### design/flow/config.mk
export PLATFORM = sky130hd
export DESIGN_NAME = riscv
export DESIGN_NICKNAME = riscv
export VERILOG_FILES = /design/flow/design.v
export SDC_FILE = /design/flow/constraint.sdc
export NUM_CORES = 4
export LEC_CHECK = 0
export CAP_MARGIN = 35
export CELL_PAD_IN_SITES_DETAIL_PLACEMENT = 2
export CELL_PAD_IN_SITES_GLOBAL_PLACEMENT = 0
export CORE_MARGIN = 3
export CORE_UTILIZATION = 50
export CTS_CLUSTER_DIAMETER = 60
export CTS_CLUSTER_SIZE = 82
export GPL_ROUTABILITY_DRIVEN = 0
export GPL_TIMING_DRIVEN = 0
export HOLD_SLACK_MARGIN = 0.07
export MAX_ROUTING_LAYER = met4
export MIN_ROUTING_LAYER = met1
export PLACE_DENSITY = 0.44
export SETUP_SLACK_MARGIN = 1.34
export SLEW_MARGIN = 25
export TNS_END_PERCENT = 15
### design/flow/constraint.sdc
create_clock -name core_clock -period 7.0 [get_ports {clk}]
set_input_delay 1.4000 -clock core_clock [delete_from_list [all_inputs] [get_ports {clk}]]
set_output_delay 1.4000 -clock core_clock [all_outputs]
set_load 0.01 [all_outputs]
### design/flow/design.v
module flope #(
    parameter int Width = 1
)(
    input logic clk,
    input logic en,
    input logic[Width-1:0] d,
    output logic[Width-1:0] q
);
    always_ff @(posedge clk) begin
        if (en)
            q <= d; 
    end
endmodule
module floper #(
    parameter int Width = 1,
    parameter logic[Width-1:0] ResetValue = 0
)(
    input logic clk,
    input logic reset,
    input logic en,
    input logic[Width-1:0] d,
    output logic[Width-1:0] q
);
    always_ff @(posedge clk or posedge reset) begin
        if (reset)
            q <= ResetValue;
        else if (en)
            q <= d; 
    end
endmodule
module flopr #(
    parameter int Width = 1,
    parameter logic[Width-1:0] ResetValue = 0
)(
    input logic clk,
    input logic reset,
    input logic[Width-1:0] d,
    output logic[Width-1:0] q
);
    always_ff @(posedge clk or posedge reset) begin
        if (reset)
            q <= ResetValue;
        else
            q <= d; 
    end
endmodule
module mux2 #(
    parameter int Width = 1
)(
    input logic[Width-1:0] a0,
    input logic[Width-1:0] a1,
    input logic sel,
    output logic[Width-1:0] y
);
    assign y = sel ? a1 : a0;
endmodule
module mux4 #(
    parameter int Width = 1
)(
    input logic[Width-1:0] a0,
    input logic[Width-1:0] a1,
    input logic[Width-1:0] a2,
    input logic[Width-1:0] a3,
    input logic[1:0] sel,
    output logic[Width-1:0] y
);
    always_comb
        case (sel)
            2'h0: y = a0;
            2'h1: y = a1;
            2'h2: y = a2;
            2'h3: y = a3;
        endcase
endmodule
module controller(
    input logic[6:0] opcode,
    input logic[2:0] funct3,
    input logic funct75,
    output logic[1:0] rs_valid,
    output logic rd_valid,
    output logic[2:0] imm_sel,
    output logic[1:0] src_sel,
    output logic[3:0] alsu_func,
    output logic[1:0] exec_sel,
    output logic jump_d,
    output logic[2:0] flow_ctrl,
    output logic mem_write,
    output logic mem_read,
    output logic[2:0] mem_size,
    output logic system
);
    logic is_shift;
    logic[17:0] controls;
    assign is_shift = funct3[1:0] == 2'b01;
    assign mem_write = (opcode == 7'b01_000_11);
    assign mem_read = (opcode == 7'b00_000_11);
    assign mem_size = funct3;
    assign {rs_valid, rd_valid, imm_sel, src_sel, alsu_func, exec_sel, jump_d, flow_ctrl} = controls;
    always_comb begin
        system = 0;
        case (opcode)
            7'b00_100_11:
                if (is_shift) controls = {3'b01_1,  3'b000, 2'b10, {funct75, funct3},  2'b00, 4'b0000  };
                else          controls = {3'b01_1,  3'b000, 2'b10, {1'b0, funct3},   2'b00, 4'b0000  };
            7'b01_100_11:       controls = {3'b11_1, 3'b000, 2'b00, {funct75, funct3},  2'b00, 4'b0000  };
            7'b01_101_11:      controls = {3'b00_1,   3'b010, 2'b00,  4'b0000,    2'b01,  4'b0000  };
            7'b00_101_11:    controls = {3'b00_1,   3'b010, 2'b11, 4'b0000,  2'b00, 4'b0000  };
            7'b00_000_11:     controls = {3'b01_1,  3'b000, 2'b10, 4'b0000,  2'b00, 4'b0000  };
            7'b01_000_11:    controls = {3'b11_0,  3'b001, 2'b10, 4'b0000,  2'b00, 4'b0000  };
            7'b11_011_11:      controls = {3'b00_1,   3'b100, 2'b00,  4'b0000,    2'b10,  4'b1000 };
            7'b11_001_11:     controls = {3'b01_1,  3'b000, 2'b10, 4'b0000,  2'b10,  4'b0100 };
            7'b11_000_11:
                case (funct3)
                    3'b000:     controls = {3'b11_0,  3'b101, 2'b00, 4'b1000,  2'b00,    4'b0010 };
                    3'b001:     controls = {3'b11_0,  3'b101, 2'b00, 4'b1000,  2'b00,    4'b0011};
                    3'b100:     controls = {3'b11_0,  3'b101, 2'b00, 4'b0010,  2'b00,    4'b0011};
                    3'b101:     controls = {3'b11_0,  3'b101, 2'b00, 4'b0010,  2'b00,    4'b0010 };
                    3'b110:    controls = {3'b11_0,  3'b101, 2'b00, 4'b0011, 2'b00,    4'b0011};
                    3'b111:    controls = {3'b11_0,  3'b101, 2'b00, 4'b0011, 2'b00,    4'b0010 };
                    default:  controls = {3'b00_0,   3'b000, 2'b00,  4'b0000,    2'b00,    4'b0000  };
                endcase
            7'b00_011_11:     controls = {3'b00_0,   3'b000, 2'b00,  4'b0000,    2'b00,    4'b0000  };
            7'b11_100_11: begin
                system = 1;   controls = {3'b00_0,   3'b000, 2'b00,  4'b0000,    2'b00,    4'b0000  };
            end
            default: begin
                system = 1;   controls = {3'b00_0,   3'b000, 2'b00,  4'b0000,    2'b00,    4'b0000  };
            end
        endcase
    end
endmodule
module decode_stage(
    input logic clk,
    input logic halted,
    input logic[31:0] instr_d,
    input logic[31:0] pc_d,
    output logic[2:0] mem_size_d,
    output logic mem_write_d,
    output logic mem_read_d,
    output logic rd_valid_d,
    output logic[1:0] exec_sel_d,
    output logic[2:0] flow_ctrl_d,
    output logic[3:0] alsu_func_d,
    output logic[1:0] src_sel_d,
    output logic[3:0] fwd_sel_d,
    output logic[4:0] rd_d,
    output logic[31:0] reg_a_d,
    output logic[31:0] reg_b_d,
    output logic[31:0] imm_d,
    output logic[31:0] pc_imm_d,
    output logic jump_d,
    input logic[4:0] rd_w,
    input logic rd_valid_w,
    input logic[31:0] reg_d_w,
    input logic[4:0] rd_e,
    input logic rd_valid_e,
    input logic[4:0] rd_m,
    input logic rd_valid_m,
    input logic mem_read_e,
    output logic stall,
    input logic flush,
    output logic system
);
    logic[4:0] rs1;
    logic[4:0] rs2;
    logic[2:0] imm_sel;
    logic[1:0] rs_valid;
    logic mem_write_pre;
    logic mem_read_pre;
    logic rd_valid_pre;
    logic[2:0] flow_ctrl_pre;
    decomposer decomposer(instr_d, rd_d, rs1, rs2);
    reg_file reg_file(
        .clk(clk),
        .a1(rs1),
        .rd1(reg_a_d),
        .a2(rs2),
        .rd2(reg_b_d),
        .a3(rd_w),
        .wd3(reg_d_w),
        .we3(~halted & rd_valid_w)
    );
    imm_dec imm_dec(instr_d, imm_sel, imm_d);
    pc_imm_adder pc_imm_adder(pc_d, imm_d, pc_imm_d);
    logic system_pre;
    controller controller(
        .opcode(instr_d[6:0]),
        .funct3(instr_d[14:12]),
        .funct75(instr_d[30]),
        .rs_valid(rs_valid),
        .rd_valid(rd_valid_pre),
        .imm_sel(imm_sel),
        .src_sel(src_sel_d),
        .alsu_func(alsu_func_d),
        .exec_sel(exec_sel_d),
        .jump_d(jump_d),
        .flow_ctrl(flow_ctrl_pre),
        .mem_write(mem_write_pre),
        .mem_read(mem_read_pre),
        .mem_size(mem_size_d),
        .system(system_pre)
    );
    hazard_unit hazard_unit(
        .rs1(rs1),
        .rs2(rs2),
        .rs_valid(rs_valid),
        .rd_e(rd_e),
        .rd_valid_e(rd_valid_e),
        .rd_m(rd_m),
        .rd_valid_m(rd_valid_m),
        .mem_read_e(mem_read_e),
        .fwd_sel(fwd_sel_d),
        .stall(stall)
    );
    assign system = system_pre & ~flush;
    mux2 #(6) nop_mask(
        {mem_read_pre, mem_write_pre, rd_valid_pre, flow_ctrl_pre},
        6'd0,
        stall | flush,
        {mem_read_d, mem_write_d, rd_valid_d, flow_ctrl_d}
    );
endmodule
module decomposer(
    input logic[31:0] instr,
    output logic[4:0] rd,
    output logic[4:0] rs1,
    output logic[4:0] rs2
);
    assign rd = instr[11:7];
    assign rs1 = instr[19:15];
    assign rs2 = instr[24:20];
endmodule
module hazard_unit(
    input logic[4:0] rs1,
    input logic[4:0] rs2,
    input logic[1:0] rs_valid,
    input logic[4:0] rd_e,
    input logic rd_valid_e,
    input logic[4:0] rd_m,
    input logic rd_valid_m,
    input logic mem_read_e,
    output logic[3:0] fwd_sel,
    output logic stall
);
    always_comb begin
        fwd_sel = 4'b0000;
        stall = 1'b0;
        if (rd_valid_e & rd_e != 5'd0) begin
            fwd_sel[0] = rs_valid[0] & (rs1 == rd_e);
            fwd_sel[1] = rs_valid[1] & (rs2 == rd_e);
            stall = mem_read_e & (fwd_sel[0] | fwd_sel[1]);
        end
        if (rd_valid_m & rd_m != 5'd0) begin
            fwd_sel[2] = rs_valid[0] & (rs1 == rd_m);
            fwd_sel[3] = rs_valid[1] & (rs2 == rd_m);
        end
    end
endmodule
module imm_dec(
    input logic[31:0] instr,
    input logic[2:0] imm_sel,
    output logic[31:0] imm
);
    logic sign;
    assign sign = instr[31];
    always_comb
        case (imm_sel)
            3'b000: imm = { {20{sign}}, instr[31:20] };                                  
            3'b001: imm = { {20{sign}}, instr[31:25], instr[11:7] };                     
            3'b010: imm = { instr[31:12], 12'h0 };                                       
            3'b100: imm = { {12{sign}}, instr[19:12], instr[20], instr[30:21], 1'b0 };   
            3'b101: imm = { {20{sign}}, instr[7], instr[30:25], instr[11:8], 1'b0 };     
            default: imm = 32'h0;
        endcase
endmodule
module pc_imm_adder(
    input logic[31:0] pc,
    input logic[31:0] imm,
    output logic[31:0] pc_imm
);
    assign pc_imm = pc + imm;
endmodule
module reg_file(
    input logic clk,
    input logic[4:0] a1,
    output logic[31:0] rd1,
    input logic[4:0] a2,
    output logic[31:0] rd2,
    input logic[4:0] a3,
    input logic[31:0] wd3,
    input logic we3
);
    logic[31:0] regs[32];
    always_ff @(posedge clk) begin
        if (we3 && a3 != 5'h0)
            regs[a3] <= wd3;
    end
    assign rd1 = (a1 == 5'h0) ? 32'h0 : ((we3 && a1 == a3) ? wd3 : regs[a1]);
    assign rd2 = (a2 == 5'h0) ? 32'h0 : ((we3 && a2 == a3) ? wd3 : regs[a2]);
endmodule
module alsu(
    input logic[31:0] a,
    input logic[31:0] b,
    input logic[3:0] f,
    output logic[31:0] s,
    output logic zero
);
    logic sub_en;
    logic[31:0] bb, sum, xor_res, or_res, and_res, shift_res;
    logic an, bn, sn, slt;
    assign sub_en = f[3] | f[1];
    assign bb = {32{sub_en}} ^ b;
    assign sum = a + bb + sub_en;
    assign xor_res = a ^ b;
    assign or_res = a | b;
    assign and_res = a & b;
    assign an = a[31];
    assign bn = b[31];
    assign sn = sum[31];
    always_comb
        case ({an, bn})
            2'b00: slt = sn;
            2'b01: slt = f[0];
            2'b10: slt = ~f[0];
            2'b11: slt = sn;
        endcase
    shifter shifter(a, b[4:0], f[3:2], shift_res);    
    always_comb
        case (f[2:0])
            3'b000: s = sum;
            3'b001: s = shift_res;
            3'b010: s = {31'h0, slt};
            3'b011: s = {31'h0, slt};
            3'b100: s = xor_res;
            3'b101: s = shift_res;
            3'b110: s = or_res;
            3'b111: s = and_res;
        endcase
    assign zero = ~|s;
endmodule
module execute_stage(
    input logic[1:0] exec_sel_e,
    input logic[2:0] flow_ctrl_e,
    input logic[3:0] alsu_func_e,
    input logic[1:0] src_sel_e,
    input logic[3:0] fwd_sel_e,
    input logic[31:0] reg_a_e,
    input logic[31:0] reg_b_e,
    input logic[31:0] imm_e,
    input logic[31:0] pc_e,
    input logic[31:0] pc4_e,
    output logic[31:0] exec_res_e,
    output logic[31:0] fwd_b_e,
    output logic[1:0] pc_sel_e,
    output logic[31:0] alsu_res_e,
    input logic[31:0] exec_res_m,
    input logic[31:0] reg_d_w,
    output logic flush
);
    logic[31:0] fwd_a;
    logic[31:0] fwd_b;
    logic[31:0] src_a;
    logic[31:0] src_b;
    logic zero;
    fwd_mux fwd_mux(reg_a_e, reg_b_e, exec_res_m, reg_d_w, fwd_sel_e, fwd_a, fwd_b);
    src_mux src_mux(fwd_a, fwd_b, pc_e, imm_e, src_sel_e, src_a, src_b);
    assign fwd_b_e = fwd_b;
    alsu alsu(src_a, src_b, alsu_func_e, alsu_res_e, zero);
    flow_control flow_control(zero, flow_ctrl_e, pc_sel_e, flush);
    mux4 #(32) exec_mux(alsu_res_e, imm_e, pc4_e, pc4_e, exec_sel_e, exec_res_e);
endmodule
module flow_control(
    input logic zero,
    input logic[2:0] flow_ctrl,
    output logic[1:0] pc_sel_e,
    output logic flush
);
    logic branch_cond, branch_taken;
    assign branch_cond = zero ^ flow_ctrl[0];
    assign branch_taken = branch_cond & flow_ctrl[1];
    assign pc_sel_e = {flow_ctrl[2], branch_taken};
    assign flush = branch_taken | flow_ctrl[2];
endmodule
module fwd_mux(
    input logic[31:0] reg_a,
    input logic[31:0] reg_b,
    input logic[31:0] exec_res_m,
    input logic[31:0] reg_d_w,
    input logic[3:0] fwd_sel,
    output logic[31:0] fwd_a,
    output logic[31:0] fwd_b
);
    assign fwd_a = fwd_sel[0] ? exec_res_m : (fwd_sel[2] ? reg_d_w : reg_a);
    assign fwd_b = fwd_sel[1] ? exec_res_m : (fwd_sel[3] ? reg_d_w : reg_b);
endmodule
module shifter (
    input logic[31:0] a,
    input logic[4:0] shamt,
    input logic[1:0] f,
    output logic[31:0] y
);
    logic[63:0] bc;
    logic[4:0] k;
    logic[47:0] d4;
    logic[39:0] d3;
    logic[35:0] d2;
    logic[33:0] d1;
    logic[32:0] d0;
    always_comb
        case (f)
            2'b00: bc = {a, 32'h0};
            2'b01: bc = {32'h0, a};
            2'b10: bc = {a, 32'h0};
            2'b11: bc = {{32{a[31]}}, a};
        endcase
    assign k = {5{~f[0]}} ^ shamt;
    assign d4 = k[4] ? bc[63:16] : bc[47:0];
    assign d3 = k[3] ? d4[47:8] : d4[39:0];
    assign d2 = k[2] ? d3[39:4] : d3[35:0];
    assign d1 = k[1] ? d2[35:2] : d2[33:0];
    assign d0 = k[0] ? d1[33:1] : d1[32:0];
    assign y = f[0] ? d0[31:0] : d0[32:1];
endmodule
module src_mux(
    input logic[31:0] fwd_a,
    input logic[31:0] fwd_b,
    input logic[31:0] pc,
    input logic[31:0] imm,
    input logic[1:0] src_sel,
    output logic[31:0] src_a,
    output logic[31:0] src_b
);
    assign src_a = src_sel[0] ? pc : fwd_a;
    assign src_b = src_sel[1] ? imm : fwd_b;
endmodule
module fetch_stage #(
    parameter logic[31:0] BootVector = 32'h0000_0000
)(
    input logic clk,
    input logic reset,
    input logic halted,
    output logic[31:0] i_addr,
    input logic[31:0] i_data,
    output logic[31:0] instr_f,
    output logic[31:0] pc_f,
    output logic[31:0] pc4_f,
    input logic[31:0] pc_imm_d,
    input logic[31:0] pc_imm_e,
    input logic[31:0] alsu_res_e,
    input logic jump_d,
    input logic[1:0] pc_sel_e,
    input logic stall,
    input logic flush,
    output logic misaligned_pc
);
    logic[31:0] pc1;
    logic[31:0] pc2;
    logic[31:0] pc3;
    floper #(32, BootVector) pc_reg(clk, reset, ~halted & ~stall, pc1, pc_f);
    pc4_adder pc4_adder(pc_f, pc4_f);
    mux2 #(32) pc_mux_d(pc4_f, pc_imm_d, jump_d, pc3);
    mux4 #(32) pc_mux_e(pc3, pc_imm_e, alsu_res_e, alsu_res_e, pc_sel_e, pc2);
    pc_mask pc_mask(pc2, pc1, misaligned_pc);
    assign i_addr = pc_f;
    mux2 #(32) instr_mux(i_data, 32'b000000000000_00000_000_00000_0010011, flush | jump_d, instr_f);
endmodule
module pc4_adder(
    input logic[31:0] pc,
    output logic[31:0] pc4
);
    assign pc4 = pc + 4;
endmodule
module pc_mask(
    input logic[31:0] pc2,
    output logic[31:0] pc1,
    output logic misaligned_pc
);
    assign pc1 = {pc2[31:2], 2'b0};
    assign misaligned_pc = pc2[1];
endmodule
module halt_ctrl(
    input logic clk,
    input logic reset,
    input logic system,
    input logic misaligned_pc,
    input logic misaligned_addr,
    input logic unhalt,
    output logic halted
);
    logic halt_set;
    always_ff @(posedge clk or posedge reset) begin
        if (reset)
            halted <= 0;
        else begin
            if (unhalt)
                halted <= 0;
            else if (halt_set)
                halted <= 1;
        end
    end
    assign halt_set = system | misaligned_pc | misaligned_addr;
endmodule
module addr_dec(
    input logic[31:0] addr,
    output logic[1:0] byte_offset,
    output logic[31:0] word_addr
);
    assign byte_offset = addr[1:0];
    assign word_addr = {addr[31:2], 2'b00};
endmodule
module dmem_ctrl(
    input logic[31:0] a,
    input logic[31:0] wd,
    output logic[31:0] rd,
    input logic mem_write,
    input logic[2:0] mem_size,
    output logic[31:0] d_addr,
    output logic[31:0] d_wdata,
    output logic[3:0] d_wstrb,
    input logic[31:0] d_rdata,
    output logic misaligned_addr
);
    logic[1:0] byte_offset;
    logic[3:0] lanes;
    addr_dec addr_dec(a, byte_offset, d_addr);
    lane_dec lane_dec(byte_offset, mem_size, lanes);
    write_shifter write_shifter(wd, lanes, d_wdata);
    read_shifter read_shifter(d_rdata, lanes, mem_size[2], rd);
    assign d_wstrb = lanes & {4{mem_write}};
    assign misaligned_addr = (lanes == 4'h0);
endmodule
module lane_dec(
    input logic[1:0] byte_offset,
    input logic[2:0] mem_size,
    output logic[3:0] lanes
);
    always_comb begin
        case (mem_size[1:0])
            2'b00:
                case (byte_offset)
                    2'h0: lanes = 4'b0001;
                    2'h1: lanes = 4'b0010;
                    2'h2: lanes = 4'b0100;
                    2'h3: lanes = 4'b1000;
                endcase
            2'b01:
                case (byte_offset)
                    2'h0: lanes = 4'b0011;
                    2'h2: lanes = 4'b1100;
                    default: lanes = 4'b0000;
                endcase
            2'b10:
                lanes = (byte_offset == 2'h0) ? 4'b1111 : 4'b0000;
            default: lanes = 4'b0000;
        endcase
    end
endmodule
module memory_stage(
    input logic halted,
    output logic[31:0] d_addr,
    output logic[31:0] d_wdata,
    output logic[3:0] d_wstrb,
    input logic[31:0] d_rdata,
    input logic[2:0] mem_size_m,
    input logic mem_write_m,
    input logic mem_read_m,
    input logic[31:0] exec_res_m,
    input logic[31:0] fwd_b_m,
    output logic[31:0] reg_d_m,
    output logic misaligned_addr
);
    logic[31:0] mem_res;
    logic mem_op_m;
    logic misaligned_addr_pre;
    dmem_ctrl dmem_ctrl(
        .a(exec_res_m),
        .wd(fwd_b_m),
        .rd(mem_res),
        .mem_write(~halted & mem_write_m),
        .mem_size(mem_size_m),
        .d_addr(d_addr),
        .d_wdata(d_wdata),
        .d_wstrb(d_wstrb),
        .d_rdata(d_rdata),
        .misaligned_addr(misaligned_addr_pre)
    );
    mux2 #(32) mem_mux(exec_res_m, mem_res, mem_read_m, reg_d_m);
    assign mem_op_m = mem_read_m | mem_write_m;
    assign misaligned_addr = misaligned_addr_pre & mem_op_m;
endmodule
module read_shifter(
    input logic[31:0] rdata,
    input logic[3:0] lanes,
    input logic zeroext,
    output logic[31:0] rd
);
    always_comb
        case (lanes)
            4'b0001: rd = zeroext ? {24'h0, rdata[7:0]}   : {{24{rdata[7]}},  rdata[7:0]};
            4'b0010: rd = zeroext ? {24'h0, rdata[15:8]}  : {{24{rdata[15]}}, rdata[15:8]};
            4'b0100: rd = zeroext ? {24'h0, rdata[23:16]} : {{24{rdata[23]}}, rdata[23:16]};
            4'b1000: rd = zeroext ? {24'h0, rdata[31:24]} : {{24{rdata[31]}}, rdata[31:24]};
            4'b0011: rd = zeroext ? {16'h0, rdata[15:0]}  : {{16{rdata[15]}}, rdata[15:0]};
            4'b1100: rd = zeroext ? {16'h0, rdata[31:16]} : {{16{rdata[31]}}, rdata[31:16]};
            4'b1111: rd = rdata;
            default: rd = 32'h0;
        endcase
endmodule
module write_shifter(
    input logic[31:0] wd,
    input logic[3:0] lanes,
    output logic[31:0] wdata
);
    always_comb
        casez (lanes)
            4'b??10: wdata = { wd[31:16], wd[7:0], wd[7:0] };
            4'b?100: wdata = { wd[15:0], wd[15:0] };
            4'b1000: wdata = { wd[7:0], wd[23:0] };
            default: wdata = wd;
        endcase
endmodule
module de_reg(
    input logic clk,
    input logic reset,
    input logic halted,
    input logic[2:0] mem_size_d,
    input logic mem_write_d,
    input logic mem_read_d,
    input logic rd_valid_d,
    input logic[1:0] exec_sel_d,
    input logic[2:0] flow_ctrl_d,
    input logic[3:0] alsu_func_d,
    input logic[1:0] src_sel_d,
    input logic[3:0] fwd_sel_d,
    input logic[4:0] rd_d,
    input logic[31:0] reg_a_d,
    input logic[31:0] reg_b_d,
    input logic[31:0] imm_d,
    input logic[31:0] pc_imm_d,
    input logic[31:0] pc_d,
    input logic[31:0] pc4_d,
    output logic[2:0] mem_size_e,
    output logic mem_write_e,
    output logic mem_read_e,
    output logic rd_valid_e,
    output logic[1:0] exec_sel_e,
    output logic[2:0] flow_ctrl_e,
    output logic[3:0] alsu_func_e,
    output logic[1:0] src_sel_e,
    output logic[3:0] fwd_sel_e,
    output logic[4:0] rd_e,
    output logic[31:0] reg_a_e,
    output logic[31:0] reg_b_e,
    output logic[31:0] imm_e,
    output logic[31:0] pc_imm_e,
    output logic[31:0] pc_e,
    output logic[31:0] pc4_e
);
    floper #(6) floper(
        clk, reset, ~halted,
        {mem_read_d, mem_write_d, rd_valid_d, flow_ctrl_d},
        {mem_read_e, mem_write_e, rd_valid_e, flow_ctrl_e}
    );
    flope #(212) flope(
        clk, ~halted,
        {mem_size_d, exec_sel_d, alsu_func_d, src_sel_d, fwd_sel_d, rd_d, reg_a_d, reg_b_d, imm_d, pc_imm_d, pc_d, pc4_d},
        {mem_size_e, exec_sel_e, alsu_func_e, src_sel_e, fwd_sel_e, rd_e, reg_a_e, reg_b_e, imm_e, pc_imm_e, pc_e, pc4_e}
    );
endmodule
module em_reg(
    input logic clk,
    input logic reset,
    input logic halted,
    input logic[2:0] mem_size_e,
    input logic mem_write_e,
    input logic mem_read_e,
    input logic rd_valid_e,
    input logic[4:0] rd_e,
    input logic[31:0] exec_res_e,
    input logic[31:0] fwd_b_e,
    output logic[2:0] mem_size_m,
    output logic mem_write_m,
    output logic mem_read_m,
    output logic rd_valid_m,
    output logic[4:0] rd_m,
    output logic[31:0] exec_res_m,
    output logic[31:0] fwd_b_m
);
    floper #(3) floper(
        clk, reset, ~halted,
        {mem_read_e, mem_write_e, rd_valid_e},
        {mem_read_m, mem_write_m, rd_valid_m}
    );
    flope #(72) flope(
        clk, ~halted,
        {mem_size_e, rd_e, exec_res_e, fwd_b_e},
        {mem_size_m, rd_m, exec_res_m, fwd_b_m}
    );
endmodule
module fd_reg(
    input logic clk,
    input logic reset,
    input logic halted,
    input logic stall,
    input logic[31:0] instr_f,
    input logic[31:0] pc_f,
    input logic[31:0] pc4_f,
    output logic[31:0] instr_d,
    output logic[31:0] pc_d,
    output logic[31:0] pc4_d
);
    floper #(32,32'b000000000000_00000_000_00000_0010011) floper(
        clk, reset, ~halted & ~stall,
        instr_f,
        instr_d
    );
    flope #(64) flope(
        clk, ~halted & ~stall,
        {pc_f, pc4_f},
        {pc_d, pc4_d}
    );
endmodule
module mw_reg(
    input logic clk,
    input logic reset,
    input logic halted,
    input logic rd_valid_m,
    input logic[4:0] rd_m,
    input logic[31:0] reg_d_m,
    output logic rd_valid_w,
    output logic[4:0] rd_w,
    output logic[31:0] reg_d_w
);
    floper #(1) floper(
        clk, reset, ~halted,
        rd_valid_m,
        rd_valid_w
    );
    flope #(37) flope(
        clk, ~halted,
        {rd_m, reg_d_m},
        {rd_w, reg_d_w}
    );
endmodule
module riscv #(
    parameter logic[31:0] BootVector = 32'h0000_0000
)(
    input logic clk,
    input logic reset,
    output logic halted,
    input logic unhalt,
    output logic[31:0] i_addr,
    input logic[31:0] i_data,
    output logic[31:0] d_addr,
    output logic[31:0] d_wdata,
    output logic[3:0] d_wstrb,
    input logic[31:0] d_rdata
);
    logic[31:0] instr_f;
    logic[31:0] pc_f;
    logic[31:0] pc4_f;
    logic[31:0] instr_d;
    logic[31:0] pc_d;
    logic[31:0] pc4_d;
    logic[2:0] mem_size_d;
    logic mem_write_d;
    logic mem_read_d;
    logic rd_valid_d;
    logic[1:0] exec_sel_d;
    logic[2:0] flow_ctrl_d;
    logic[3:0] alsu_func_d;
    logic[1:0] src_sel_d;
    logic[3:0] fwd_sel_d;
    logic[4:0] rd_d;
    logic[31:0] reg_a_d;
    logic[31:0] reg_b_d;
    logic[31:0] imm_d;
    logic[31:0] pc_imm_d;
    logic jump_d;
    logic[2:0] mem_size_e;
    logic mem_write_e;
    logic mem_read_e;
    logic rd_valid_e;
    logic[1:0] exec_sel_e;
    logic[2:0] flow_ctrl_e;
    logic[3:0] alsu_func_e;
    logic[1:0] src_sel_e;
    logic[3:0] fwd_sel_e;
    logic[4:0] rd_e;
    logic[31:0] reg_a_e;
    logic[31:0] reg_b_e;
    logic[31:0] imm_e;
    logic[31:0] pc_imm_e;
    logic[31:0] pc_e;
    logic[31:0] pc4_e;
    logic[31:0] exec_res_e;
    logic[31:0] fwd_b_e;
    logic[1:0] pc_sel_e;
    logic[31:0] alsu_res_e;
    logic[2:0] mem_size_m;
    logic mem_write_m;
    logic mem_read_m;
    logic rd_valid_m;
    logic[4:0] rd_m;
    logic[31:0] exec_res_m;
    logic[31:0] fwd_b_m;
    logic[31:0] reg_d_m;
    logic rd_valid_w;
    logic[4:0] rd_w;
    logic[31:0] reg_d_w;
    logic stall;
    logic flush;
    logic system;
    logic misaligned_pc;
    logic misaligned_addr;
    fetch_stage fetch(.*);
    fd_reg fd_reg(.*);
    decode_stage decode(.*);
    de_reg de_reg(.*);
    execute_stage execute(.*);
    em_reg em_reg(.*);
    memory_stage memory(.*);
    mw_reg mw_reg(.*);
    halt_ctrl halt_ctrl(.*);
endmodule
### design/flow/run.sh
#!/bin/bash
# the make line also repeats each setting of config.mk as NAME=value (left out here)
make -C /OpenROAD-flow-scripts/flow DESIGN_CONFIG=/design/flow/config.mk WORK_HOME=/design/flow/orfs CLKGATE_MAP_FILE= finish
==> highlights.md, run 1 <==
### Outcome
- outcome: aborted with a tool error
- last stage reached: global routing (5_1_grt)
- First Err: [ERROR GRT-0232] Routing congestion too high. Check the congestion heatmap in the GUI.

### Die
- initial cell density of the core: 50.6%
- overall die width: 402 µm
- die outline area: 161000 µm²
- row count: 144
- I/O pin count: 168
- die outline height: 402 µm
- area of the core: 155000 µm²

### Yosys
- gate count of the mapped netlist: 5268
- Post-synth seq share: 56.0%
- total number of yosys warnings: 20
- chip area line of the yosys report: 78200 µm²
- post-synthesis compound-gate area fraction: 9.00%
- netlist area before placement: 78200 µm²
- basic-gate share of the synthesized area counting and, or, nand and nor cells: 6.10%
- main logic family after synthesis: multiplexers
- top-count cell post-synth: sky130_fd_sc_hd__edfxtp_1
- per-instance average area after synthesis: 14.9 µm²
- Top cell area share: 53.7%
- Dominant flop cell: sky130_fd_sc_hd__edfxtp_1
- register bit total from synthesis: 1472
- yosys adder share: 2.07%
- number of flops mapped to enable cells by yosys: 1399
- xor+xnor area frac: 1.62%
- ranking of synthesized cells by area: sky130_fd_sc_hd__edfxtp_1, sky130_fd_sc_hd__mux4_2, sky130_fd_sc_hd__dfrtp_1, sky130_fd_sc_hd__mux2i_1, sky130_fd_sc_hd__ha_1
- Yosys cell types: 111
- Post-synth top cells: sky130_fd_sc_hd__edfxtp_1, sky130_fd_sc_hd__mux4_2, sky130_fd_sc_hd__nor2_1, sky130_fd_sc_hd__a21oi_1, sky130_fd_sc_hd__clkbuf_1
- mux share: 21.7%
- proportion of synthesized flip-flops having asynchronous set or reset: 4.96%
- cell total in the yosys stat output: 5268
- largest area contributor in the netlist: sky130_fd_sc_hd__edfxtp_1

### Placed design
- total of buffers placed on input and output ports: 163
- DPL Wire Length: 281 mm
- worst setup timing slack at the placement stage: -1770 ps

### CTS
- Max Buffers Root-to-Sink: 3
- CTS root buf: sky130_fd_sc_hd__clkbuf_16
- CTS sink cnt: 1472
- CTS H-Tree Depth: 4
- Num CTS Buffers: 130

### Global routing
- global-route usage over all layers: 81.8%
- gr ovfl total: 825

-- per-stage QoR --
step / instance area [µm²] / util [%] / power, mW / setup TNS (ps) / instances
CTS: 94200 / 60.8 / 30.2 / 0 / 8057
detailed placement: 86400 / 55.8 / 21.0 / -112250 / 7684
global placement: 82700 / 53.4 / 20.3 / -1205800 / 7510
floorplan: 78500 / - / 16.4 / 0 / 5303
-- metal layers --
| layer | GRT overflow | GRT usage, % |
|---|---|---|
| met1 | 71 | 82.6 |
| met2 | 436 | 93.7 |
| met3 | 64 | 67.0 |
| met4 | 254 | 78.7 |
| met5 | - | - |
-- repair_timing --
action | 4_1_cts
hold buffers | 0
setup endpoints to repair | 120
buffers inserted | 128
pin swaps | 84
gates resized | 463
cloned | 5
==> run 2, diff against run 1 <==
CAP_MARGIN = 0   (was 35)
CELL_PAD_IN_SITES_DETAIL_PLACEMENT = 0   (was 2)
CORE_MARGIN = 2   (was 3)
CORE_UTILIZATION = 71   (was 50)
CTS_CLUSTER_SIZE = 42   (was 82)
GPL_ROUTABILITY_DRIVEN = 1   (was 0)
GPL_TIMING_DRIVEN = 1   (was 0)
HOLD_SLACK_MARGIN = default   (was 0.07)
MAX_ROUTING_LAYER = default   (was met4)
PLACE_DENSITY = default   (was 0.44)
SETUP_SLACK_MARGIN = -0.26   (was 1.34)
TNS_END_PERCENT = 80   (was 15)
clock period = 5.18 ns   (was 7.0 ns; I/O delays follow)
==> run 2 against run 1 <==
- the run again fails in global routing (5_1_grt)
- die area fell by 30%
- synthesized cell count stayed put
- area after synthesis is the same
==> highlights.md, run 2 <==
### Outcome
- outcome: aborted with a tool error, unchanged
- last stage reached: global routing (5_1_grt), unchanged
- First Err: [ERROR GRT-0116] Global routing finished with congestion. Check the congestion regions in the DRC Viewer., was [ERROR GRT-0232] Routing congestion too high. Check the congestion heatmap in the GUI.

### Placed design
- number of placed instances, taps included: 7369, was 7684
- total of buffers placed on input and output ports: 163, unchanged
- final weighted congestion in routability-driven placement: 1.10
- worst setup timing slack at the placement stage: -1350 ps, was -1770 ps
- DPL Wire Length: 268 mm, was 281 mm

### Yosys
- total number of yosys warnings: 20, unchanged
- proportion of synthesized flip-flops having asynchronous set or reset: 4.96%, unchanged
- register bit total from synthesis: 1472, unchanged
- Post-synth top cells: sky130_fd_sc_hd__edfxtp_1, sky130_fd_sc_hd__mux4_2, sky130_fd_sc_hd__nor2_1, sky130_fd_sc_hd__a21oi_1, sky130_fd_sc_hd__clkbuf_1, unchanged
- main logic family after synthesis: multiplexers, unchanged
- largest area contributor in the netlist: sky130_fd_sc_hd__edfxtp_1, unchanged
- xor+xnor area frac: 1.62%, unchanged
- yosys adder share: 2.07%, unchanged
- top-count cell post-synth: sky130_fd_sc_hd__edfxtp_1, unchanged
- chip area line of the yosys report: 78200 µm², unchanged
- per-instance average area after synthesis: 14.9 µm², unchanged
- Dominant flop cell: sky130_fd_sc_hd__edfxtp_1, unchanged
- Top cell area share: 53.7%, unchanged
- ranking of synthesized cells by area: sky130_fd_sc_hd__edfxtp_1, sky130_fd_sc_hd__mux4_2, sky130_fd_sc_hd__dfrtp_1, sky130_fd_sc_hd__mux2i_1, sky130_fd_sc_hd__ha_1, unchanged
- gate count of the mapped netlist: 5268, unchanged
- post-synthesis compound-gate area fraction: 9.00%, unchanged
- cell total in the yosys stat output: 5268, unchanged
- Post-synth seq share: 56.0%, unchanged
- netlist area before placement: 78200 µm², unchanged
- number of flops mapped to enable cells by yosys: 1399, unchanged
- Yosys cell types: 111, unchanged
- basic-gate share of the synthesized area counting and, or, nand and nor cells: 6.10%, unchanged
- mux share: 21.7%, unchanged

### Global routing
- gr ovfl total: 6226
- global-route usage over all layers: 90.3%

### CTS
- Max Buffers Root-to-Sink: 3, unchanged
- CTS H-Tree Depth: 3, was 4
- hold buffers post-CTS: 0, unchanged
- CTS sink cnt: 1472, unchanged
- Num CTS Buffers: 101, was 130
- CTS root buf: sky130_fd_sc_hd__clkbuf_16, unchanged

### Die
- initial cell density of the core: 71.7%, was 50.6%
- row count: 121, was 144
- overall die width: 336 µm, was 402 µm
- die outline area: 113000 µm², was 161000 µm²
- die outline height: 336 µm, was 402 µm
- area of the core: 109000 µm², was 155000 µm²
- I/O pin count: 168, unchanged

-- run 2: what timing repair did --
item	4_1_cts
pin swaps	37
gates resized	159
buffers inserted	42
cloned	2
endpoints found under the setup margin	86
-- run 2: stage by stage --
stage	TNS [ps]	utilization [%]	hold WS, ps	instance area, µm²
4_1_cts	-48170	84.5	426	92200
3_5_place_dp	-77230	80.1	405	87500
3_3_place_gp	-49570	80.1	401	87500
2_1_floorplan	-27240	-	400	78500
-- run 2: per-layer routing --
metal  overflow  global-route usage, %
met4       1404                   91.6
met5         40                   55.1
met1        345                   86.0
met3        379                   73.3
met2       4058                    111
==> run 3, diff against run 2 <==
CAP_MARGIN = 20   (was 0)
CELL_PAD_IN_SITES_DETAIL_PLACEMENT = default   (was 0)
CELL_PAD_IN_SITES_GLOBAL_PLACEMENT = default   (was 0)
CORE_UTILIZATION = 40   (was 71)
CTS_CLUSTER_DIAMETER = default   (was 60)
CTS_CLUSTER_SIZE = default   (was 42)
GPL_ROUTABILITY_DRIVEN = default   (was 1)
GPL_TIMING_DRIVEN = default   (was 1)
MIN_ROUTING_LAYER = default   (was met1)
SETUP_SLACK_MARGIN = default   (was -0.26)
SLEW_MARGIN = 20   (was 25)
TNS_END_PERCENT = default   (was 80)
clock period = 7.21 ns   (was 5.18 ns; I/O delays follow)
==> run 3 against run 2 <==
- now clean on timing, DRC and antenna
- synthesized cell count did not move
- area after synthesis did not move
- die area is 76% higher
==> highlights.md, run 3 <==
### Detailed routing
- first-pass iteration count of the detailed router: 8
- DR WL/cell: 36.3 µm
- violation tally from detailed-route iteration zero: 7213
- number of nets with antenna violations after routing: 0
- Detailed Route WL: 294 mm
- per-cell via count in the routed design: 6.50
- DRC violations left: 0
- routed vias: 52700

### Pwr
- power consumed by the clock network: 8.00 mW
- share of total power in sequential cells: 40.1%
- Final Power: 27.6 mW
- pwr/cell area: 311 nW/µm²
- VDD IR max: 283 µV
- Sequential Power: 11.0 mW
- Sw Pwr: 9.51 mW
- cell-internal power: 18.1 mW
- clock network fraction of design power: 29.0%
- logic gate share of total power: 30.9%
- static leakage power: 29.7 nW
- Power Combinational: 8.52 mW
- Net Sw Frac: 34.5%
- top power group: sequential cells

### Timing
- Tightest Pin Transition: 1250 ps
- maximum clock frequency: 0.145 GHz
- Final Hold Viols: 0
- final tally of max-slew violations: 0
- worst setup margin: 314 ps
- fin crit period: 6900 ps
- Setup Skew: 39.5 ps
- setup_tns: 0 ps
- tightest hold margin: 405 ps
- remaining max-slew budget at the tightest pin: 16.5%
- period utilization: 95.6%
- setup repair after global routing missed its margin: false
- # setup viols final: 0

### Critical path
- kind of start point of the critical path: flip-flop
- Max stage delay cell, worst path: sky130_fd_sc_hd__mux2i_1
- setup slack of the most critical reg-to-reg path: 310 ps
- cell family contributing the most delay on the critical path: simple AND/OR/NAND/NOR gates
- Crit. path cell count: 19
- Crit path required time: 7930 ps
- number of buffers and inverters on the critical path: 3
- critical path fanouts, max: 33
- cells along the critical path: buf_12, mux2i_1, buf_4, mux2i_1, nand2_2, a32oi_1, a221oi_1, a31oi_2, nand2_1, a31oi_1, o21ai_0, nor4_1, nand4_1, nor4_4, mux2i_4, nor3_4, buf_12, nand2b_1, o32a_1
- worst reg2reg startpoint: de_reg.flope.q[200]
- worst setup path category: flip-flop to flip-flop
- Reg2Reg Capture Point: fd_reg.floper.q[4]
- Data arrival, critical path: 7610 ps
- crit-path max cell delay: 730 ps
- Worst Setup End Kind: flip-flop
- Worst setup endpoint: fd_reg.floper.q[4]
- FF-to-FF path depth: 19
- Crit. Startpoint: de_reg.flope.q[200]

### Min path
- number of cells traversed by the worst hold path: 0
- endpoint of the worst hold-timing path: de_reg.flope.q[18]
- type of the tightest min-delay check: flip-flop to flip-flop
- Hold Startpoint: fd_reg.flope.q[18]

### Global routing
- vias in the first global route: 51900
- largest net degree at the start of global routing: 192
- wire length of the first global-routing pass: 410 mm
- antenna violations before repair: 7
- global-route usage over all layers: 29.3%
- gr ovfl total: 0

### CTS
- clock latency at the later pin of the worst-skew pair: 830 ps
- Gates resized, CTS repair: 0, was 159
- hold buffers post-CTS: 0, unchanged
- CTS H-Tree Depth: 4, was 3
- CTS sink cnt: 1472, unchanged
- setup fix buffers added after clock tree synthesis: 0, was 42
- Num CTS Buffers: 158, was 101
- Max Buffers Root-to-Sink: 3, unchanged
- CTS root buf: sky130_fd_sc_hd__clkbuf_16, unchanged
- clock tree from TritonCTS: built
- clock transition at the register clock pins on the worst setup and hold paths after CTS: 60 ps

### Yosys
- mux share: 21.7%, unchanged
- proportion of synthesized flip-flops having asynchronous set or reset: 4.96%, unchanged
- xor+xnor area frac: 1.62%, unchanged
- chip area line of the yosys report: 78200 µm², unchanged
- Post-synth top cells: sky130_fd_sc_hd__edfxtp_1, sky130_fd_sc_hd__mux4_2, sky130_fd_sc_hd__nor2_1, sky130_fd_sc_hd__a21oi_1, sky130_fd_sc_hd__clkbuf_1, unchanged
- yosys adder share: 2.07%, unchanged
- number of flops mapped to enable cells by yosys: 1399, unchanged
- netlist area before placement: 78200 µm², unchanged
- Yosys cell types: 111, unchanged
- gate count of the mapped netlist: 5268, unchanged
- main logic family after synthesis: multiplexers, unchanged
- Dominant flop cell: sky130_fd_sc_hd__edfxtp_1, unchanged
- Top cell area share: 53.7%, unchanged
- register bit total from synthesis: 1472, unchanged
- top-count cell post-synth: sky130_fd_sc_hd__edfxtp_1, unchanged
- cell total in the yosys stat output: 5268, unchanged
- per-instance average area after synthesis: 14.9 µm², unchanged
- ranking of synthesized cells by area: sky130_fd_sc_hd__edfxtp_1, sky130_fd_sc_hd__mux4_2, sky130_fd_sc_hd__dfrtp_1, sky130_fd_sc_hd__mux2i_1, sky130_fd_sc_hd__ha_1, unchanged
- Post-synth seq share: 56.0%, unchanged
- basic-gate share of the synthesized area counting and, or, nand and nor cells: 6.10%, unchanged
- total number of yosys warnings: 20, unchanged
- largest area contributor in the netlist: sky130_fd_sc_hd__edfxtp_1, unchanged
- post-synthesis compound-gate area fraction: 9.00%, unchanged

### Final layout
- area taken by flip-flops and latches: 43900 µm²
- Combinational Area: 32200 µm²
- number of nets in the layout: 5627
- final instance area: 88600 µm²
- number of fill cells: 17000
- synth-to-layout area growth: 13.2%

### Die
- I/O pin count: 168, unchanged
- row count: 162, was 121
- overall die width: 446 µm, was 336 µm
- area of the core: 195000 µm², was 109000 µm²
- die outline height: 446 µm, was 336 µm
- die outline area: 199000 µm², was 113000 µm²
- initial cell density of the core: 40.2%, was 71.7%

### Placed design
- worst setup timing slack at the placement stage: 211 ps, was -1350 ps
- placed standard-cell area: 83500 µm², was 87500 µm²
- final weighted congestion in routability-driven placement: 1.03, was 1.10
- total of buffers placed on input and output ports: 163, unchanged
- DPL Wire Length: 201 mm, was 268 mm

### Job
- number of warning messages in the logs: 70
- Max-cap violations: 0

### Outcome
- outcome: no timing/DRC/antenna violations, was aborted with a tool error

## run 3: per-stage QoR
step,instances,util (%)
after floorplan,5303,-
after global placement,7812,42.9
after detailed placement,7814,42.9
after CTS,8098,45.5
after global routing,8099,45.5
final,8103,45.5
## run 3: final cells by class
cell class | instances | area share [%]
Antenna cell | 5 | 0.0141
Clock buffer | 200 | 4.75
Clock inverter | 84 | 0.917
Inverter | 139 | 0.612
Multi-Input combinational cell | 3235 | 36.3
Sequential cell | 1472 | 49.5
Tap cell | 2542 | 3.59
Timing Repair Buffer | 426 | 4.25
## run 3: metal layers
layer  track usage [%]  wire length [µm]  vias to the layer above
met4              15.3             18000                        6
li1                  -                 -                    21500
met1              38.6            113000                    27500
met2              46.7            138000                     3053
met3              4.99             24700                      671
met5                 0                41                        -
==> run 4, diff against run 3 <==
CORE_UTILIZATION = 65   (was 40)
CTS_CLUSTER_DIAMETER = 329   (was default)
HOLD_SLACK_MARGIN = -0.08   (was default)
MAX_ROUTING_LAYER = met4   (was default)
SETUP_SLACK_MARGIN = 1.51   (was default)
TNS_END_PERCENT = 5   (was default)
clock period = 9.39 ns   (was 7.21 ns; I/O delays follow)
==> run 4 against run 3 <==
- first-iteration DRC count grew 70%
- synthesized cell count unchanged
- power shrank 23%
- sequential cell count is the same
- critical path type unchanged
- critical endpoint is now fetch.pc_reg.q[28]
- largest cell class unchanged
- largest power group unchanged
==> highlights.md, run 4 <==
### Outcome
- outcome: no timing/DRC/antenna violations, unchanged

### Detailed routing
- violation tally from detailed-route iteration zero: 12200, was 7213
- routed vias: 58200, was 52700
- DRC violations left: 0, unchanged
- per-cell via count in the routed design: 8.19, was 6.50
- Detailed Route WL: 315 mm, was 294 mm
- number of nets with antenna violations after routing: 0, unchanged
- DR WL/cell: 44.3 µm, was 36.3 µm
- first-pass iteration count of the detailed router: 12, was 8

### Min path
- Hold Startpoint: fd_reg.flope.q[12], was fd_reg.flope.q[18]
- endpoint of the worst hold-timing path: de_reg.flope.q[12], was de_reg.flope.q[18]
- number of cells traversed by the worst hold path: 0, unchanged
- type of the tightest min-delay check: flip-flop to flip-flop, unchanged

### Yosys
- Post-synth top cells: sky130_fd_sc_hd__edfxtp_1, sky130_fd_sc_hd__mux4_2, sky130_fd_sc_hd__nor2_1, sky130_fd_sc_hd__a21oi_1, sky130_fd_sc_hd__clkbuf_1, unchanged
- yosys adder share: 2.07%, unchanged
- largest area contributor in the netlist: sky130_fd_sc_hd__edfxtp_1, unchanged
- register bit total from synthesis: 1472, unchanged
- Top cell area share: 53.7%, unchanged
- Post-synth seq share: 56.0%, unchanged
- proportion of synthesized flip-flops having asynchronous set or reset: 4.96%, unchanged
- ranking of synthesized cells by area: sky130_fd_sc_hd__edfxtp_1, sky130_fd_sc_hd__mux4_2, sky130_fd_sc_hd__dfrtp_1, sky130_fd_sc_hd__mux2i_1, sky130_fd_sc_hd__ha_1, unchanged
- Dominant flop cell: sky130_fd_sc_hd__edfxtp_1, unchanged
- Yosys cell types: 111, unchanged
- netlist area before placement: 78200 µm², unchanged
- main logic family after synthesis: multiplexers, unchanged
- number of flops mapped to enable cells by yosys: 1399, unchanged
- basic-gate share of the synthesized area counting and, or, nand and nor cells: 6.10%, unchanged
- mux share: 21.7%, unchanged
- top-count cell post-synth: sky130_fd_sc_hd__edfxtp_1, unchanged
- cell total in the yosys stat output: 5268, unchanged
- per-instance average area after synthesis: 14.9 µm², unchanged
- gate count of the mapped netlist: 5268, unchanged
- post-synthesis compound-gate area fraction: 9.00%, unchanged
- xor+xnor area frac: 1.62%, unchanged
- total number of yosys warnings: 20, unchanged
- chip area line of the yosys report: 78200 µm², unchanged

### Die
- die outline area: 123000 µm², was 199000 µm²
- die outline height: 351 µm, was 446 µm
- area of the core: 120000 µm², was 195000 µm²
- row count: 127, was 162
- initial cell density of the core: 65.4%, was 40.2%
- I/O pin count: 168, unchanged
- overall die width: 351 µm, was 446 µm

### CTS
- clock tree from TritonCTS: built, unchanged
- Max Buffers Root-to-Sink: 3, unchanged
- Num CTS Buffers: 150, was 158
- hold buffers post-CTS: 0, unchanged
- clock transition at the register clock pins on the worst setup and hold paths after CTS: 60 ps, about the same
- CTS H-Tree Depth: 4, unchanged
- clock latency at the later pin of the worst-skew pair: 870 ps, was 830 ps
- CTS sink cnt: 1472, unchanged
- CTS root buf: sky130_fd_sc_hd__clkbuf_16, unchanged

### Timing
- Final Hold Viols: 0, unchanged
- fin crit period: 7770 ps, was 6900 ps
- Setup Skew: 97.6 ps, was 39.5 ps
- setup_tns: 0 ps, unchanged
- final tally of max-slew violations: 0, unchanged
- remaining max-slew budget at the tightest pin: 11.5%, was 16.5%
- Tightest Pin Transition: 1330 ps, was 1250 ps
- # setup viols final: 0, unchanged
- maximum clock frequency: 0.129 GHz, was 0.145 GHz
- setup repair after global routing missed its margin: false, unchanged
- period utilization: 82.8%, was 95.6%

### Pwr
- Sequential Power: 8.64 mW, was 11.0 mW
- cell-internal power: 13.7 mW, was 18.1 mW
- clock network fraction of design power: 29.4%, was 29.0%
- Net Sw Frac: 35.8%, was 34.5%
- Sw Pwr: 7.65 mW, was 9.51 mW
- power consumed by the clock network: 6.27 mW, was 8.00 mW
- pwr/cell area: 246 nW/µm², was 311 nW/µm²
- share of total power in sequential cells: 40.5%, was 40.1%
- top power group: sequential cells, unchanged
- static leakage power: 29.4 nW, was 29.7 nW
- logic gate share of total power: 30.2%, was 30.9%
- VDD IR max: 263 µV, was 283 µV
- Power Combinational: 6.44 mW, was 8.52 mW

### Critical path
- worst reg2reg startpoint: de_reg.flope.q[201], was de_reg.flope.q[200]
- cell family contributing the most delay on the critical path: AND-OR/OR-AND gates, was simple AND/OR/NAND/NOR gates
- Worst setup endpoint: fetch.pc_reg.q[28], was fd_reg.floper.q[4]
- Data arrival, critical path: 8450 ps, was 7610 ps
- dominant cell type by count on the critical path: sky130_fd_sc_hd__buf_4
- number of buffers and inverters on the critical path: 3, unchanged
- setup slack of the most critical reg-to-reg path: 1620 ps, was 310 ps
- worst setup path category: flip-flop to flip-flop, unchanged
- Worst Setup End Kind: flip-flop, unchanged
- Reg2Reg Capture Point: fetch.pc_reg.q[28], was fd_reg.floper.q[4]
- critical path fanouts, max: 18, was 33
- Max stage delay cell, worst path: sky130_fd_sc_hd__o221ai_2, was sky130_fd_sc_hd__mux2i_1
- Crit. path cell count: 18, was 19
- kind of start point of the critical path: flip-flop, unchanged
- Crit path required time: 10070 ps, was 7930 ps
- FF-to-FF path depth: 18, was 19
- cells along the critical path: or2_1, buf_4, o221ai_2, nor3_1, o41ai_1, o32ai_1, and2_1, a211oi_2, o22ai_1, nor4_1, nand4_1, nor4_4, mux2i_1, buf_4, nor3_4, buf_4, mux2_2, o221ai_1, was buf_12, mux2i_1, buf_4, mux2i_1, nand2_2, a32oi_1, a221oi_1, a31oi_2, nand2_1, a31oi_1, o21ai_0, nor4_1, nand4_1, nor4_4, mux2i_4, nor3_4, buf_12, nand2b_1, o32a_1
- Crit. Startpoint: de_reg.flope.q[201], was de_reg.flope.q[200]
- crit-path max cell delay: 960 ps, was 730 ps

### Placed design
- number of placed instances, taps included: 6776, was 7814
- total of buffers placed on input and output ports: 163, unchanged
- DPL Wire Length: 189 mm, was 201 mm
- final weighted congestion in routability-driven placement: 1.09, was 1.03

### Job
- Max-cap violations: 0, unchanged
- number of warning messages in the logs: 73, was 70

### Global routing
- antenna violations before repair: 14, was 7
- wire length of the first global-routing pass: 436 mm, was 410 mm
- global-route usage over all layers: 53.2%, was 29.3%
- largest net degree at the start of global routing: 167, was 192
- vias in the first global route: 56200, was 51900
- gr ovfl total: 0, unchanged

### Final layout
- count of non-filler cells in the finished layout: 7109, was 8103
- number of fill cells: 6917, was 17000
- synth-to-layout area growth: 11.2%, was 13.2%
- core occupancy in the finished layout: 72.7%, was 45.5%
- number of nets in the layout: 5544, was 5627

-- run 4: cell type report --
cell class              instances  area [µm²]  share of cell area (%)
clock inverters                99        1080                    1.24
clock buffers                 174        3880                    4.47
well taps                    1612        2020                    2.32
inverters                     139         544                   0.626
diodes                         27        67.6                  0.0777
flip-flops and latches       1472       43900                    50.5
multi-input cells            3235       32200                    37.0
repair buffers                351        3270                    3.77
-- run 4: metrics by stage --
step | hold WS (ps) | total power, mW | instance area (µm²) | setup slack (ps)
after floorplan | 400 | 12.2 | 78400 | 1800
after global placement | 401 | 14.5 | 81400 | 1570
after detailed placement | 405 | 14.6 | 81500 | 1480
after CTS | 412 | 20.8 | 86500 | 1590
after global routing | 423 | 21.6 | 86900 | 1510
final | 411 | 21.4 | 87000 | 1620
-- run 4: repair_timing --
item / in CTS / in global routing
gates resized: 1 / 6
setup buffers: 1 / 12
setup endpoints to repair: 4 / 59
pin swaps: 0 / 0
-- run 4: routing by layer --
metal  global-route usage [%]  share of wire, %  up-vias
met4                     37.5               9.6        0
li1                         -                 -    21300
met3                     21.1                17     1990
met2                     72.8                43     6618
met1                     64.5                31    28300
met5                        -                 0        -
==> run 5, diff against run 4 <==
CORE_UTILIZATION = 66   (was 65)
CTS_CLUSTER_DIAMETER = default   (was 329)
CTS_CLUSTER_SIZE = 56   (was default)
HOLD_SLACK_MARGIN = default   (was -0.08)
MAX_ROUTING_LAYER = default   (was met4)
SETUP_SLACK_MARGIN = -0.31   (was 1.51)
TNS_END_PERCENT = default   (was 5)
clock period = 5.29 ns   (was 9.39 ns; I/O delays follow)
==> run 5 against run 4 <==
- the run now fails in global routing (5_1_grt)
- synthesized cell count unchanged
- die area fell by 1.5%
- area after synthesis unchanged
==> highlights.md, run 5 <==
### Outcome
- outcome: aborted with a tool error, was no timing/DRC/antenna violations
- last stage reached: global routing (5_1_grt)
- First Err: [ERROR GRT-0116] Global routing finished with congestion. Check the congestion regions in the DRC Viewer.

### CTS
- CTS sink cnt: 1472, unchanged
- Num CTS Buffers: 148, was 150
- Max Buffers Root-to-Sink: 3, unchanged
- CTS root buf: sky130_fd_sc_hd__clkbuf_16, unchanged
- CTS H-Tree Depth: 4, unchanged

### Yosys
- register bit total from synthesis: 1472, unchanged
- Dominant flop cell: sky130_fd_sc_hd__edfxtp_1, unchanged
- gate count of the mapped netlist: 5268, unchanged
- Post-synth top cells: sky130_fd_sc_hd__edfxtp_1, sky130_fd_sc_hd__mux4_2, sky130_fd_sc_hd__nor2_1, sky130_fd_sc_hd__a21oi_1, sky130_fd_sc_hd__clkbuf_1, unchanged
- ranking of synthesized cells by area: sky130_fd_sc_hd__edfxtp_1, sky130_fd_sc_hd__mux4_2, sky130_fd_sc_hd__dfrtp_1, sky130_fd_sc_hd__mux2i_1, sky130_fd_sc_hd__ha_1, unchanged
- basic-gate share of the synthesized area counting and, or, nand and nor cells: 6.10%, unchanged
- largest area contributor in the netlist: sky130_fd_sc_hd__edfxtp_1, unchanged
- mux share: 21.7%, unchanged
- Yosys cell types: 111, unchanged
- Top cell area share: 53.7%, unchanged
- per-instance average area after synthesis: 14.9 µm², unchanged
- chip area line of the yosys report: 78200 µm², unchanged
- post-synthesis compound-gate area fraction: 9.00%, unchanged
- total number of yosys warnings: 20, unchanged
- xor+xnor area frac: 1.62%, unchanged
- number of flops mapped to enable cells by yosys: 1399, unchanged
- cell total in the yosys stat output: 5268, unchanged
- Post-synth seq share: 56.0%, unchanged
- netlist area before placement: 78200 µm², unchanged
- yosys adder share: 2.07%, unchanged
- main logic family after synthesis: multiplexers, unchanged
- top-count cell post-synth: sky130_fd_sc_hd__edfxtp_1, unchanged
- proportion of synthesized flip-flops having asynchronous set or reset: 4.96%, unchanged

### Die
- initial cell density of the core: 66.4%, was 65.4%
- die outline height: 348 µm, was 351 µm
- die outline area: 121000 µm², was 123000 µm²
- overall die width: 348 µm, was 351 µm
- I/O pin count: 168, unchanged
- area of the core: 118000 µm², was 120000 µm²
- row count: 126, was 127

### Placed design
- final weighted congestion in routability-driven placement: 1.06, was 1.09
- total of buffers placed on input and output ports: 163, unchanged
- worst setup timing slack at the placement stage: -1310 ps, was 1480 ps
- DPL Wire Length: 238 mm, was 189 mm
- number of placed instances, taps included: 7390, was 6776

### Global routing
- gr ovfl total: 1006
- global-route usage over all layers: 72.7%

==> run 5: repair_timing <==
action                                  4_1_cts
pin swaps                                    27
resized                                     102
buffers inserted                             18
hold buffers                                  0
endpoints found under the setup margin       83
==> run 5: metrics by stage <==
stage | TNS, ps | total power [mW] | instance area (µm²) | utilization, %
global placement | -99120 | 28.1 | 87300 | 74.1
detailed placement | -82310 | 28.7 | 87300 | 74.1
CTS | -43130 | 40.1 | 92800 | 78.8
floorplan | -19740 | 21.8 | 78500 | -
==> run 5: layer usage <==
layer	GRT overflow	GRT usage, %
met5	12	35.9
met4	297	65.4
met3	77	56.2
met2	556	89.6
met1	64	75.3
==> run 6, diff against run 5 <==
CAP_MARGIN = 10   (was 20)
CORE_UTILIZATION = 70   (was 66)
CTS_CLUSTER_SIZE = default   (was 56)
==> run 6 against run 5 <==
- the run again fails in global routing (5_1_grt)
- area after synthesis unchanged
- synthesized cell count stayed put
- die area is 5.7% lower
==> highlights.md, run 6 <==
### Outcome
- last stage reached: global routing (5_1_grt), unchanged
- First Err: [ERROR GRT-0116] Global routing finished with congestion. Check the congestion regions in the DRC Viewer., unchanged
- outcome: aborted with a tool error, unchanged

### CTS
- hold buffers post-CTS: 0, unchanged
- Num CTS Buffers: 147, was 148
- CTS sink cnt: 1472, unchanged
- CTS H-Tree Depth: 4, unchanged
- Max Buffers Root-to-Sink: 3, unchanged
- CTS root buf: sky130_fd_sc_hd__clkbuf_16, unchanged

### Global routing
- gr ovfl total: 4847
- global-route usage over all layers: 86.6%

### Yosys
- netlist area before placement: 78200 µm², unchanged
- yosys adder share: 2.07%, unchanged
- mux share: 21.7%, unchanged
- main logic family after synthesis: multiplexers, unchanged
- Post-synth seq share: 56.0%, unchanged
- register bit total from synthesis: 1472, unchanged
- chip area line of the yosys report: 78200 µm², unchanged
- top-count cell post-synth: sky130_fd_sc_hd__edfxtp_1, unchanged
- cell total in the yosys stat output: 5268, unchanged
- post-synthesis compound-gate area fraction: 9.00%, unchanged
- proportion of synthesized flip-flops having asynchronous set or reset: 4.96%, unchanged
- largest area contributor in the netlist: sky130_fd_sc_hd__edfxtp_1, unchanged
- Yosys cell types: 111, unchanged
- Dominant flop cell: sky130_fd_sc_hd__edfxtp_1, unchanged
- per-instance average area after synthesis: 14.9 µm², unchanged
- Top cell area share: 53.7%, unchanged
- xor+xnor area frac: 1.62%, unchanged
- number of flops mapped to enable cells by yosys: 1399, unchanged
- basic-gate share of the synthesized area counting and, or, nand and nor cells: 6.10%, unchanged
- ranking of synthesized cells by area: sky130_fd_sc_hd__edfxtp_1, sky130_fd_sc_hd__mux4_2, sky130_fd_sc_hd__dfrtp_1, sky130_fd_sc_hd__mux2i_1, sky130_fd_sc_hd__ha_1, unchanged
- gate count of the mapped netlist: 5268, unchanged
- Post-synth top cells: sky130_fd_sc_hd__edfxtp_1, sky130_fd_sc_hd__mux4_2, sky130_fd_sc_hd__nor2_1, sky130_fd_sc_hd__a21oi_1, sky130_fd_sc_hd__clkbuf_1, unchanged
- total number of yosys warnings: 20, unchanged

### Die
- die outline height: 338 µm, was 348 µm
- I/O pin count: 168, unchanged
- overall die width: 338 µm, was 348 µm
- die outline area: 114000 µm², was 121000 µm²
- initial cell density of the core: 70.6%, was 66.4%
- row count: 122, was 126
- area of the core: 111000 µm², was 118000 µm²

### Placed design
- final weighted congestion in routability-driven placement: 1.09, was 1.06
- placed standard-cell area: 87000 µm², was 87300 µm²
- DPL Wire Length: 257 mm, was 238 mm
- total of buffers placed on input and output ports: 163, unchanged

[run 6: per-layer routing]
layer  overflow  track usage [%]
met5         39             48.7
met4       1173             86.2
met3        267             70.1
met2       3162              106
met1        206             84.4
[run 6: stage by stage]
step / total power, mW / worst slack [ps] / cells
4_1_cts: 39.9 / -809 / 7612
3_5_place_dp: 28.8 / -1240 / 7331
3_3_place_gp: 27.9 / -841 / 7331
2_1_floorplan: 21.8 / -374 / 5303
[run 6: timing repair]
| action | 4_1_cts |
|---|---|
| pin swaps | 21 |
| gates resized | 105 |
| endpoints found under the hold margin | 0 |
| cloned | 1 |
| setup buffers | 18 |
| endpoints found under the setup margin | 82 |
==> run 7, diff against run 6 <==
ABC_AREA = 0   (was default)
CAP_MARGIN = 20   (was 10)
CELL_PAD_IN_SITES_DETAIL_PLACEMENT = 2   (was default)
CORE_ASPECT_RATIO = 1.54   (was default)
CORE_UTILIZATION = 40   (was 70)
CTS_CLUSTER_DIAMETER = 255   (was default)
GPL_TIMING_DRIVEN = 1   (was default)
HOLD_SLACK_MARGIN = -0.02   (was default)
MAX_ROUTING_LAYER = met5   (was default)
MIN_ROUTING_LAYER = met1   (was default)
SETUP_SLACK_MARGIN = 2.31   (was -0.31)
SLEW_MARGIN = 40   (was 20)
clock period = 10.0 ns   (was 5.29 ns; I/O delays follow)
==> run 7 against run 6 <==
- the run now finishes clean
- area after synthesis unchanged
- synthesized cell count unchanged
- die area up 74%
==> highlights.md, run 7 <==
### Yosys
- netlist area before placement: 78200 µm², unchanged
- number of flops mapped to enable cells by yosys: 1399, unchanged
- total number of yosys warnings: 20, unchanged
- Post-synth seq share: 56.0%, unchanged
- top-count cell post-synth: sky130_fd_sc_hd__edfxtp_1, unchanged
- per-instance average area after synthesis: 14.9 µm², unchanged
- chip area line of the yosys report: 78200 µm², unchanged
- cell total in the yosys stat output: 5268, unchanged
- yosys adder share: 2.07%, unchanged
- largest area contributor in the netlist: sky130_fd_sc_hd__edfxtp_1, unchanged
- Top cell area share: 53.7%, unchanged
- post-synthesis compound-gate area fraction: 9.00%, unchanged
- xor+xnor area frac: 1.62%, unchanged
- Post-synth top cells: sky130_fd_sc_hd__edfxtp_1, sky130_fd_sc_hd__mux4_2, sky130_fd_sc_hd__nor2_1, sky130_fd_sc_hd__a21oi_1, sky130_fd_sc_hd__clkbuf_1, unchanged
- proportion of synthesized flip-flops having asynchronous set or reset: 4.96%, unchanged
- ranking of synthesized cells by area: sky130_fd_sc_hd__edfxtp_1, sky130_fd_sc_hd__mux4_2, sky130_fd_sc_hd__dfrtp_1, sky130_fd_sc_hd__mux2i_1, sky130_fd_sc_hd__ha_1, unchanged
- basic-gate share of the synthesized area counting and, or, nand and nor cells: 6.10%, unchanged
- register bit total from synthesis: 1472, unchanged
- gate count of the mapped netlist: 5268, unchanged
- Dominant flop cell: sky130_fd_sc_hd__edfxtp_1, unchanged
- main logic family after synthesis: multiplexers, unchanged
- mux share: 21.7%, unchanged
- Yosys cell types: 111, unchanged

### Global routing
- met3 capacity usage during global routing: 7.04%
- met1 track utilization from global routing: 39.3%
- gr ovfl total: 0
- antenna violations before repair: 27
- most heavily used metal layer in global routing: met2
- met2 Usage GRT: 61.0%
- vias in the first global route: 59600
- largest net degree at the start of global routing: 115
- wire length of the first global-routing pass: 506 mm
- global-route usage over all layers: 36.6%

### Timing
- setup repair after global routing missed its margin: false
- period utilization: 77.9%
- Tightest Pin Transition: 1220 ps
- Final Hold Viols: 0
- remaining max-slew budget at the tightest pin: 18.5%
- final tally of max-slew violations: 0
- maximum clock frequency: 0.128 GHz
- Setup Skew: 68.8 ps
- setup_tns: 0 ps
- fin crit period: 7790 ps
- # setup viols final: 0

### Critical path
- cells along the critical path: buf_4, inv_2, buf_4, xnor2_4, buf_4, nor2_1, and2_1, a211oi_2, o22ai_1, nor4_1, nand4_1, nor4_4, mux2i_2, buf_4, nor2_1, buf_4, o221ai_1, nand2_1
- Worst Setup End Kind: flip-flop
- Crit. Startpoint: de_reg.flope.q[205]
- worst setup path category: flip-flop to flip-flop
- Data arrival, critical path: 8470 ps
- FF-to-FF path depth: 18
- kind of start point of the critical path: flip-flop
- setup slack of the most critical reg-to-reg path: 2210 ps
- worst reg2reg startpoint: de_reg.flope.q[205]
- crit-path max cell delay: 750 ps
- critical path fanouts, max: 50
- Worst setup endpoint: fetch.pc_reg.q[13]
- Max stage delay cell, worst path: sky130_fd_sc_hd__a211oi_2
- Crit. path cell count: 18
- Crit path required time: 10680 ps
- cell family contributing the most delay on the critical path: buffers and inverters
- dominant cell type by count on the critical path: sky130_fd_sc_hd__buf_4
- number of buffers and inverters on the critical path: 6
- Reg2Reg Capture Point: fetch.pc_reg.q[13]

### Pwr
- share of total power in sequential cells: 39.3%
- Sw Pwr: 7.58 mW
- Final Power: 20.5 mW
- Sequential Power: 8.06 mW
- cell-internal power: 12.9 mW
- pwr/cell area: 231 nW/µm²
- static leakage power: 29.6 nW
- logic gate share of total power: 32.8%
- Net Sw Frac: 36.9%
- VDD IR max: 163 µV
- power consumed by the clock network: 5.74 mW
- Power Combinational: 6.73 mW
- clock network fraction of design power: 28.0%
- top power group: sequential cells

### Die
- die outline height: 553 µm, was 338 µm
- overall die width: 360 µm, was 338 µm
- initial cell density of the core: 40.2%, was 70.6%
- area of the core: 195000 µm², was 111000 µm²
- die outline area: 199000 µm², was 114000 µm²
- I/O pin count: 168, unchanged
- row count: 201, was 122

### Placed design
- total of buffers placed on input and output ports: 163, unchanged
- DPL Wire Length: 248 mm, was 257 mm
- final weighted congestion in routability-driven placement: 1.06, was 1.09
- number of placed instances, taps included: 7768, was 7331

### CTS
- CTS root buf: sky130_fd_sc_hd__clkbuf_16, unchanged
- Max Buffers Root-to-Sink: 4, was 3
- clock latency at the later pin of the worst-skew pair: 840 ps
- CTS H-Tree Depth: 4, unchanged
- clock tree from TritonCTS: built
- CTS sink cnt: 1472, unchanged
- clock transition at the register clock pins on the worst setup and hold paths after CTS: 70 ps
- hold buffers post-CTS: 0, unchanged
- Num CTS Buffers: 155, was 147

### Detailed routing
- violation tally from detailed-route iteration zero: 7229
- Detailed Route WL: 368 mm
- DRC violations left: 0
- first-pass iteration count of the detailed router: 6
- per-cell via count in the routed design: 6.94
- number of nets with antenna violations after routing: 0
- DR WL/cell: 45.4 µm
- routed vias: 56300

### Job
- number of warning messages in the logs: 67
- Max-cap violations: 0

### Min path
- type of the tightest min-delay check: flip-flop to flip-flop
- number of cells traversed by the worst hold path: 0
- Hold Startpoint: fd_reg.flope.q[5]
- endpoint of the worst hold-timing path: de_reg.flope.q[5]

### Outcome
- outcome: no timing/DRC/antenna violations, was aborted with a tool error

### Final layout
- count of non-filler cells in the finished layout: 8107
- core occupancy in the finished layout: 45.7%
- number of fill cells: 18300
- synth-to-layout area growth: 13.6%
- number of nets in the layout: 5604

==> run 7: timing repair <==
action / CTS / global route
pin swaps: 1 / 3
gates resized: 7 / 18
setup buffers: 9 / 2
endpoints found under the setup margin: 57 / 69
==> run 7: cell type report <==
| class | count | area (µm²) | share of cell area, % |
|---|---|---|---|
| multi-input combinational | 3235 | 32600 | 36.6 |
| timing repair buffer | 406 | 3880 | 4.36 |
| antenna | 51 | 128 | 0.144 |
| clock buffer | 199 | 4140 | 4.65 |
| sequential | 1472 | 43900 | 49.4 |
| inverter | 139 | 544 | 0.612 |
| tap | 2537 | 3170 | 3.57 |
| clock inverter | 68 | 614 | 0.691 |
==> run 7: layer usage <==
layer  wire length [µm]  up-vias
met2             180000     3825
met5                 39        -
met3              29300     1375
li1                   -    21500
met1             118000    29600
met4              41200        6
==> run 7: stage by stage <==
step | hold WS, ps | cell area (µm²) | setup slack (ps)
4_1_cts | 420 | 88400 | 2330
6_report | 419 | 88900 | 2210
3_3_place_gp | 401 | 83000 | 1310
5_1_grt | 427 | 88900 | 2280
3_5_place_dp | 406 | 83500 | 1790
2_1_floorplan | 400 | 78400 | 2410
Power figures rest on the tool's default switching activity, not on a simulated workload.
